==> run Y <==
==> flow/design.v (excerpt) <==
module Attention_top #(
    parameter INPUT_WIDTH = 8,
    parameter NUM_CODE_WIDTH = 5,
    parameter MATRIX_SIZE = 3,
    parameter ADDR_WIDTH = $clog2(MATRIX_SIZE**2<<2),
    parameter OUTPUT_WIDTH = $clog2(MATRIX_SIZE*(2**INPUT_WIDTH))-1
)(
    input clk,
    input reset_n,
    input start,
    input softmax_req,DATA_write_EN,
    input  [INPUT_WIDTH*MATRIX_SIZE-1:0] Q_INPUT,
    input [INPUT_WIDTH*MATRIX_SIZE-1:0] MATRIX_INPUT,
    output reg [MATRIX_SIZE*OUTPUT_WIDTH-1:0] Output_RESULT,
    input output_req
);
make LEC_CHECK=0 CAP_MARGIN=15 CELL_PAD_IN_SITES_DETAIL_PLACEMENT=0 CELL_PAD_IN_SITES_GLOBAL_PLACEMENT=0 CORE_MARGIN=2 CORE_UTILIZATION=69 HOLD_SLACK_MARGIN=0.12 MIN_ROUTING_LAYER=met1 SETUP_SLACK_MARGIN=-0.06 SLEW_MARGIN=20 TNS_END_PERCENT=5 finish   # period 2.58 ns
run.sh (not shown) runs the stock make flow with config.mk's settings and CLKGATE_MAP_FILE=.
==> run P: changes against run Y <==
- CAP_MARGIN: 15 -> 20
- CELL_PAD_IN_SITES_GLOBAL_PLACEMENT: 0 -> unset
- CORE_ASPECT_RATIO: unset -> 1.51
- CORE_UTILIZATION: 69 -> 54
- CTS_CLUSTER_SIZE: unset -> 61
- GPL_TIMING_DRIVEN: unset -> 0
- HOLD_SLACK_MARGIN: 0.12 -> unset
- MAX_ROUTING_LAYER: unset -> met4
- MIN_ROUTING_LAYER: met1 -> unset
- SETUP_SLACK_MARGIN: -0.06 -> 0.2
- TNS_END_PERCENT: 5 -> unset
==> flow/constraint.sdc (replaced) <==
create_clock -name core_clock -period 3.47 [get_ports {clk}]
set_input_delay 0.6940 -clock core_clock [delete_from_list [all_inputs] [get_ports {clk}]]
set_output_delay 0.6940 -clock core_clock [all_outputs]
set_load 0.01 [all_outputs]
==> run G: changes against run Y <==
- ABC_AREA: unset -> 1
- CORE_UTILIZATION: 69 -> 71
- CTS_CLUSTER_SIZE: unset -> 14
- PLACE_DENSITY_LB_ADDON: unset -> 0.13
- SETUP_SLACK_MARGIN: -0.06 -> -0.14
- TNS_END_PERCENT: 5 -> 100
==> flow/constraint.sdc (replaced) <==
create_clock -name core_clock -period 4.74 [get_ports {clk}]
set_input_delay 0.9480 -clock core_clock [delete_from_list [all_inputs] [get_ports {clk}]]
set_output_delay 0.9480 -clock core_clock [all_outputs]
set_load 0.01 [all_outputs]
==> notes <==
Run P produced a layout that fails on negative setup slack. Run G finished with timing, DRC and antenna clean. Run Y finished but failed the layout checks on negative setup slack.
Die area: run P > run Y > run G.
The lowest cell count belongs to run P, the highest to run G.
Critical path depth: run P < run Y < run G.
First-iteration DRC count: run Y is higher than run G (19%).
Between run G and run P, the lower maximum frequency is in run G (gap about 9%, measured against run P).
Against run G, the synthesized cell count of run Y is smaller by 19%.

========
==> inputs of v30 <==
Starting RTL as in the previous note.
// Attention_top
module Attention_top #(
    parameter INPUT_WIDTH = 8,
    parameter NUM_CODE_WIDTH = 5,
    parameter MATRIX_SIZE = 3,
    parameter ADDR_WIDTH = $clog2(MATRIX_SIZE**2<<2),
    parameter OUTPUT_WIDTH = $clog2(MATRIX_SIZE*(2**INPUT_WIDTH))-1
)(
    input clk,
    input reset_n,
    input start,
    input softmax_req,DATA_write_EN,
    input  [INPUT_WIDTH*MATRIX_SIZE-1:0] Q_INPUT,
    input [INPUT_WIDTH*MATRIX_SIZE-1:0] MATRIX_INPUT,
    output reg [MATRIX_SIZE*OUTPUT_WIDTH-1:0] Output_RESULT,
    input output_req
);
clock: 2.58 ns
lec_check: 0
abc_area: 1
cap_margin: 15
cell_pad_in_sites_detail_placement: 0
cell_pad_in_sites_global_placement: 0
core_margin: 2
core_utilization: 69
hold_slack_margin: 0.12
min_routing_layer: met1
place_density_lb_addon: 0.3
setup_slack_margin: 0.68
slew_margin: 20
tns_end_percent: 5
==> inputs of v31, as changes to v30 <==
==> flow/config.mk (replaced) <==
export PLATFORM = sky130hd
export DESIGN_NAME = Attention_top
export DESIGN_NICKNAME = Attention_top
export VERILOG_FILES = /design/flow/design.v
export SDC_FILE = /design/flow/constraint.sdc
export NUM_CORES = 4
export LEC_CHECK = 0
export CAP_MARGIN = 15
export CELL_PAD_IN_SITES_DETAIL_PLACEMENT = 0
export CELL_PAD_IN_SITES_GLOBAL_PLACEMENT = 0
export CORE_MARGIN = 2
export CORE_UTILIZATION = 71
export CTS_CLUSTER_SIZE = 14
export HOLD_SLACK_MARGIN = 0.12
export MIN_ROUTING_LAYER = met1
export PLACE_DENSITY_LB_ADDON = 0.13
export SETUP_SLACK_MARGIN = 1.32
export SLEW_MARGIN = 20
export TNS_END_PERCENT = 5
==> flow/constraint.sdc (replaced) <==
create_clock -name core_clock -period 6.4 [get_ports {clk}]
set_input_delay 1.2800 -clock core_clock [delete_from_list [all_inputs] [get_ports {clk}]]
set_output_delay 1.2800 -clock core_clock [all_outputs]
set_load 0.01 [all_outputs]
==> inputs of v23, as changes to v30 <==
==> flow/config.mk (replaced) <==
export PLATFORM = sky130hd
export DESIGN_NAME = Attention_top
export DESIGN_NICKNAME = Attention_top
export VERILOG_FILES = /design/flow/design.v
export SDC_FILE = /design/flow/constraint.sdc
export NUM_CORES = 4
export LEC_CHECK = 0
export CAP_MARGIN = 20
export CORE_MARGIN = 2
export CORE_UTILIZATION = 72
export PLACE_DENSITY = 0.37
export SETUP_SLACK_MARGIN = -0.21
export SLEW_MARGIN = 20
==> flow/constraint.sdc (replaced) <==
create_clock -name core_clock -period 2.75 [get_ports {clk}]
set_input_delay 0.5500 -clock core_clock [delete_from_list [all_inputs] [get_ports {clk}]]
set_output_delay 0.5500 -clock core_clock [all_outputs]
set_load 0.01 [all_outputs]
==> inputs of v4, as changes to v30 <==
==> flow/config.mk (replaced) <==
export PLATFORM = sky130hd
export DESIGN_NAME = Attention_top
export DESIGN_NICKNAME = Attention_top
export VERILOG_FILES = /design/flow/design.v
export SDC_FILE = /design/flow/constraint.sdc
export NUM_CORES = 4
export LEC_CHECK = 0
export ABC_AREA = 1
export CAP_MARGIN = 20
export CORE_MARGIN = 2
export CORE_UTILIZATION = 62
export SLEW_MARGIN = 20
==> flow/constraint.sdc (replaced) <==
create_clock -name core_clock -period 2.3 [get_ports {clk}]
set_input_delay 0.4600 -clock core_clock [delete_from_list [all_inputs] [get_ports {clk}]]
set_output_delay 0.4600 -clock core_clock [all_outputs]
set_load 0.01 [all_outputs]
==> qor summary <==
quantity	v31	v30	v23	v4
Crit path DRT	6960 ps	-	3280 ps	2950 ps
Peak supply drop	0.3840 mV	-	0.9141 mV	0.9286 mV
Post-synth mux share	6.721%	0.6963%	6.721%	0.6963%
Cell Pwr Density	543.3 nW/um^2	-	1313 nW/um^2	1467 nW/um^2
Standard cell core area	80810 um^2	83560 um^2	80160 um^2	93190 um^2
Average footprint of a synthesized cell	11.11 um^2	8.987 um^2	11.11 um^2	8.987 um^2
Final Wtd Congestion	0.9484	1.020	1.033	0.9843
Clock group share of total power	21.2%	-	18.3%	17.9%
Clock Pin Slew Worst Setup and Hold Paths	60 ps	-	70 ps	70 ps
Routed length per instance	22.06 um	-	24.92 um	22.49 um
Proportion of power drawn by flip-flops and latches	40.7%	-	35.0%	32.3%
Highest Signal Layer	met5	-	met5	met5
TritonCTS clock tree	built	-	built	built
Area enclosed by the die boundary	84110 um^2	86720 um^2	82960 um^2	96370 um^2
Synthesized-area fraction occupied by adder cells	6.557%	6.542%	6.557%	6.542%
Clk tree area frac	6.584%	-	5.820%	5.250%
Run status	no timing/DRC/antenna violations	stopped before the end	failed layout checks	failed layout checks
Stage where the flow stopped	-	global routing (5_1_grt)	-	-
Layout check failures	-	-	negative setup slack	negative setup slack
Critical-path top delay cell	fa_1	-	dfrtp_2	dfrtp_1
Inserted tap cell count	1060	-	1060	1254
Post-Synthesis Cells	5229	6478	5229	6478
Post-synth net total	5567	6816	5567	6816
Area fraction in compound gates after synthesis	14.39%	12.11%	14.39%	12.11%
No activity file was given, so power comes from the tool's default toggle rates.
